==> trial 30: inputs <==
// my_top_architecture
module my_top_architecture (
    input clock,
    input resetn,
    input tunning,  
    input mode_switch,  
    input increment_button,  
    output wire [47:0] segment_out
);
clock: 16.5 ns
lec_check: 0
cap_margin: 20
core_margin: 2
core_utilization: 36
place_density: 0.6
slew_margin: 20
run.sh (not shown) runs the stock make flow with config.mk's settings and CLKGATE_MAP_FILE=.
==> build 87 (differences from trial 30) <==
Settings changed: ABC_AREA from default to 1, CORE_UTILIZATION 36 to 51, SETUP_SLACK_MARGIN from default to 4.84, TNS_END_PERCENT from default to 10.
==> flow/constraint.sdc (replaced) <==
create_clock -name core_clock -period 21.0 [get_ports {clock}]
set_input_delay 4.2000 -clock core_clock [delete_from_list [all_inputs] [get_ports {clock}]]
set_output_delay 4.2000 -clock core_clock [all_outputs]
set_load 0.01 [all_outputs]
==> build 94 (differences from trial 30) <==
Settings changed: ABC_AREA from default to 1, CORE_UTILIZATION 36 to 41, CTS_CLUSTER_DIAMETER from default to 149, CTS_CLUSTER_SIZE from default to 99.
==> flow/constraint.sdc (replaced) <==
create_clock -name core_clock -period 15.0 [get_ports {clock}]
set_input_delay 3.0000 -clock core_clock [delete_from_list [all_inputs] [get_ports {clock}]]
set_output_delay 3.0000 -clock core_clock [all_outputs]
set_load 0.01 [all_outputs]
==> trial 27 (differences from trial 30) <==
Settings changed: ABC_AREA from default to 1, CORE_UTILIZATION 36 to 66, SETUP_SLACK_MARGIN from default to 3.14, SLEW_MARGIN 20 to 40.
==> flow/constraint.sdc (replaced) <==
create_clock -name core_clock -period 12.0 [get_ports {clock}]
set_input_delay 2.4000 -clock core_clock [delete_from_list [all_inputs] [get_ports {clock}]]
set_output_delay 2.4000 -clock core_clock [all_outputs]
set_load 0.01 [all_outputs]
==> COMMIT_EDITMSG <==
Log flow metrics for this revision

- The run finished with no timing, DRC or antenna violations.
* Area delta synth->final: 4.37%
- Antenna diode instance count: 0
* Average cell area after synthesis: 7.59 µm²
[end of results for trial 30]
==> COMMIT_EDITMSG <==
Log flow metrics for this revision

- Run status: finished clean
- Number of post-CTS setup repair buffers: 0
* Antenna diode instance count: 0
- Worst slack, placed: 9.62 ns
- Routing layer with the top usage in global route: met2
- Flop2flop setup slack: 9.63 ns
[end of results for build 87]
==> COMMIT_EDITMSG <==
Store results of the implementation flow

- CTS H-Tree Depth: 4
- Looking at the clock tree report, the maximum root-to-sink buffer count equals 2.
- Average cell area after synthesis: 6.60 µm²
- Library cell with the highest instance count after synthesis: nand2_1
- The main area contributors are dfrtp_1 25%, nand2_1 14%, nand3_1 11%, nand2_2 8.5%, inv_1 7.1%.
* Die height: ~160 µm
* Run status: aborted with a tool error
- Stage where the run ended: global routing
[end of results for trial 27]
==> COMMIT_EDITMSG <==
Log flow metrics for this revision

- The layout has 426 inverters outside the clock class.
* FA/HA/MAJ Cells, Area Fraction: 2.94%
- Averaged over all synthesized cells, the footprint is 6.60 µm².
- Antenna diode instance count: 0
- The flow ran to the end and the layout has no timing, DRC or antenna violations.
[end of results for build 94]

* * *

==> trial 35: inputs <==
my_top_architecture again, from the RTL that the note above started with.
Settings: LEC_CHECK=0, ABC_AREA=1, CAP_MARGIN=20, CORE_MARGIN=2, CORE_UTILIZATION=70, CTS_CLUSTER_DIAMETER=380, CTS_CLUSTER_SIZE=36, PLACE_DENSITY=0.64, SETUP_SLACK_MARGIN=2.85, SLEW_MARGIN=20; clock period 9.65 ns.
==> trial 37: changes against trial 35 <==
==> flow/config.mk (replaced) <==
export PLATFORM = sky130hd
export DESIGN_NAME = my_top_architecture
export DESIGN_NICKNAME = my_top_architecture
export VERILOG_FILES = /design/flow/design.v
export SDC_FILE = /design/flow/constraint.sdc
export NUM_CORES = 4
export LEC_CHECK = 0
export CAP_MARGIN = 20
export CORE_MARGIN = 2
export CORE_UTILIZATION = 66
export CTS_CLUSTER_DIAMETER = 400
export CTS_CLUSTER_SIZE = 99
export PLACE_DENSITY = 0.6
export SLEW_MARGIN = 20
==> flow/constraint.sdc (replaced) <==
create_clock -name core_clock -period 15.0 [get_ports {clock}]
set_input_delay 3.0000 -clock core_clock [delete_from_list [all_inputs] [get_ports {clock}]]
set_output_delay 3.0000 -clock core_clock [all_outputs]
set_load 0.01 [all_outputs]
==> build 45: changes against trial 35 <==
==> flow/config.mk (replaced) <==
export PLATFORM = sky130hd
export DESIGN_NAME = my_top_architecture
export DESIGN_NICKNAME = my_top_architecture
export VERILOG_FILES = /design/flow/design.v
export SDC_FILE = /design/flow/constraint.sdc
export NUM_CORES = 4
export LEC_CHECK = 0
export CAP_MARGIN = 20
export CORE_MARGIN = 2
export CORE_UTILIZATION = 65
export PLACE_DENSITY = 0.6
export SLEW_MARGIN = 20
==> flow/constraint.sdc (replaced) <==
create_clock -name core_clock -period 10.3 [get_ports {clock}]
set_input_delay 2.0600 -clock core_clock [delete_from_list [all_inputs] [get_ports {clock}]]
set_output_delay 2.0600 -clock core_clock [all_outputs]
set_load 0.01 [all_outputs]
==> comparison table <==
metric                                                                         trial 37                 build 45                  trial 35
Status                                                 no timing/DRC/antenna violations   stopped before the end    stopped before the end
Stage where the flow stopped                                                          -           global routing            global routing
Post-DP Area                                                                  23290 µm²                28170 µm²                 19370 µm²
Total cell area reported by yosys after synthesis                             23430 µm²                23430 µm²                 17030 µm²
Portion of the post-synthesis area used by sequential elements                   18.62%                   18.62%                    25.62%
Top cell type by instance count after synthesis                 sky130_fd_sc_hd__nor2_1  sky130_fd_sc_hd__nor2_1  sky130_fd_sc_hd__nand2_1
Count of cells resized by post-cts repair                                             0                      529                       348
Aoi/oai-family share of the synthesized area                                     34.36%                   34.36%                    7.017%
Fraction of synthesized cell area in xor and xnor cells                          6.252%                   6.252%                    3.666%
Chip Footprint                                                                37030 µm²                37590 µm²                 25590 µm²
Post-CTS setup buffer count                                                           0                      160                        75
Post-Syn Instances                                                                 3086                     3086                      2582
Placer Congestion                                                                0.9542                   0.9750                    0.9078
Synth Area per Inst                                                           7.594 µm²                7.594 µm²                 6.595 µm²
Area fraction in full adders, half adders and majority gates                     2.360%                   2.360%                    2.939%
Die boundary width                                                             192.4 µm                 193.9 µm                  160.0 µm
Area of the core                                                              35220 µm²                35570 µm²                 24110 µm²
Cell area after technology mapping                                            23430 µm²                23430 µm²                 17030 µm²
Pre-CTS setup slack                                                           0.9461 ns                -1.097 ns                 -1.412 ns

* * *

==> inputs of run E <==
my_top_architecture again, from the RTL that the note above started with.
## my_top_architecture
module my_top_architecture (
    input clock,
    input resetn,
    input tunning,  
    input mode_switch,  
    input increment_button,  
    output wire [47:0] segment_out
);
wire [31:0] main_counter;
wire [31:0] seconds_counter;
wire [31:0] minutes_counter;
wire [31:0] hours_counter;
wire enable_seconds_counter;
wire enable_minutes_counter;
wire enable_hours_counter;
wire increment_signal;  
edge_detector edge_detector_inst (
    .clock(clock),
    .resetn(resetn),
    .increment_button(increment_button),
    .tunning(tunning),
    .increment_signal(increment_signal)
);
my_counter #(
    .counter_size(31),
    .counter_limit(32'd999)  
) main_counter_inst (
    .clock(clock),
    .resetn(resetn),
    .enable(1'b1),  
    .counter(main_counter)
);
my_signal_pulse #(
    .signal_period_one(32'd999)  
) my_signal_pulse_inst (
    .clock(clock),
    .resetn(resetn),
    .counter(main_counter),
    .signal_gen(enable_seconds_counter)  
);
my_counter #(
    .counter_size(31),
    .counter_limit(32'd59)  
) seconds_counter_inst (
    .clock(clock),
    .resetn(resetn),
    .enable(enable_seconds_counter && !tunning),  
    .counter(seconds_counter)
);
assign enable_minutes_counter = (enable_seconds_counter && (seconds_counter == 32'd59) && !tunning);
my_counter #(
    .counter_size(31),
    .counter_limit(32'd59)
) minutes_counter_inst (
    .clock(clock),
    .resetn(resetn),
    .enable(enable_minutes_counter || (increment_signal && mode_switch)),  
    .counter(minutes_counter)
);
assign enable_hours_counter = (enable_minutes_counter && (minutes_counter == 32'd59) && !tunning);
my_counter #(
    .counter_size(31),
    .counter_limit(32'd23)  
) hours_counter_inst (
    .clock(clock),
    .resetn(resetn),
    .enable(enable_hours_counter || (increment_signal && !mode_switch)),  
    .counter(hours_counter)
);
  ...
Settings: LEC_CHECK=0, ABC_AREA=1, CAP_MARGIN=0, CELL_PAD_IN_SITES_DETAIL_PLACEMENT=1, CELL_PAD_IN_SITES_GLOBAL_PLACEMENT=3, CORE_ASPECT_RATIO=1.99, CORE_MARGIN=2, CORE_UTILIZATION=23, CTS_CLUSTER_DIAMETER=381, CTS_CLUSTER_SIZE=17, GPL_TIMING_DRIVEN=0, PLACE_DENSITY=0.6, SLEW_MARGIN=0, TNS_END_PERCENT=45; clock period 15.0 ns.
==> run M: changes against run E <==
Settings changed: ABC_AREA 1 to not set, CAP_MARGIN 0 to 20, CELL_PAD_IN_SITES_DETAIL_PLACEMENT 1 to not set, CELL_PAD_IN_SITES_GLOBAL_PLACEMENT 3 to not set, CORE_ASPECT_RATIO 1.99 to not set, CORE_UTILIZATION 23 to 64, CTS_CLUSTER_DIAMETER 381 to not set, CTS_CLUSTER_SIZE 17 to 97, GPL_TIMING_DRIVEN 0 to not set, SLEW_MARGIN 0 to 20, TNS_END_PERCENT 45 to not set.
==> flow/constraint.sdc (replaced) <==
create_clock -name core_clock -period 21.0 [get_ports {clock}]
set_input_delay 4.2000 -clock core_clock [delete_from_list [all_inputs] [get_ports {clock}]]
set_output_delay 4.2000 -clock core_clock [all_outputs]
set_load 0.01 [all_outputs]
==> run Y: changes against run E <==
Settings changed: CAP_MARGIN 0 to 20, CELL_PAD_IN_SITES_DETAIL_PLACEMENT 1 to not set, CELL_PAD_IN_SITES_GLOBAL_PLACEMENT 3 to not set, CORE_ASPECT_RATIO 1.99 to not set, CORE_UTILIZATION 23 to 66, CTS_CLUSTER_DIAMETER 381 to 309, CTS_CLUSTER_SIZE 17 to 99, GPL_TIMING_DRIVEN 0 to not set, SETUP_SLACK_MARGIN set to 4.35, SLEW_MARGIN 0 to 20, TNS_END_PERCENT 45 to not set.
==> comparison <==
- Run M passed the timing, design-rule and antenna checks. Run Y completed with no timing, DRC or antenna violations. Run E went through all stages and came out clean.
- Count of clock-buffer cells in the layout, highest first: run E, run M, run Y.
- Cell area, lowest first: run E, run Y, run M.
- Against run M, the critical path depth of run Y is higher by 78.
- Cell count: run Y is smaller than run E (about 13%).
- Register-to-register slack, lowest first: run Y, run E, run M.
- Non-clock buffer count: run E is lower than run Y (144).
- In run E the wire length is lower than in run M, by about 8%.
- Via count: run M > run Y > run E.
- The highest clock skew belongs to run Y, the lowest to run E.
==> figures <==
| quantity | run Y | run E | run M |
|---|---|---|---|
| Status | finished clean | finished clean | finished clean |
| Delay of the slowest critical-path stage | 0.45 ns | 0.47 ns | 0.74 ns |
| Initial antenna violation count | 1 | 0 | 0 |
| Compound Share, Synth | 7.02% | 7.02% | 34.4% |
| Instance tally after logic synthesis | 2582 | 2582 | 3086 |
| Final RePlAce weighted congestion | 0.902 | 0.781 | 0.966 |
| Full die area | 27100 µm² | 76400 µm² | 38200 µm² |
| Clock input transition at the sequential cells of the worst setup and hold paths | 0.08 ns | 0.07 ns | 0.07 ns |
| Final design utilization | 92.2% | 26.4% | 65.8% |
| Largest driver fanout on the critical path | 5 | 10 | 21 |
| Post-layout nets | 2844 | 2700 | 2953 |
| Worst-case headroom to the max-slew limit | 32.4% | 23.0% | 29.4% |
| Post-synthesis adder-cell area fraction | 2.94% | 2.94% | 2.36% |
| Achievable Freq | 81.6 MHz | 83.6 MHz | 71.0 MHz |
| Worst Path Arrival | 12.63 ns | 12.34 ns | 14.39 ns |
| Share of synthesized area occupied by flip-flops and latches | 25.6% | 25.6% | 18.6% |
| Pre-CTS worst setup slack | 3.65 ns | 2.75 ns | 7.22 ns |
| Logic depth of the worst register-to-register path | 121 | 119 | 43 |
| Synthesis-to-finish area growth | 36.8% | 13.4% | 2.08% |
| Latency at later pin | 0.49 ns | 0.50 ns | 0.44 ns |
| RSZ-0062 raised after global routing | yes | no | no |
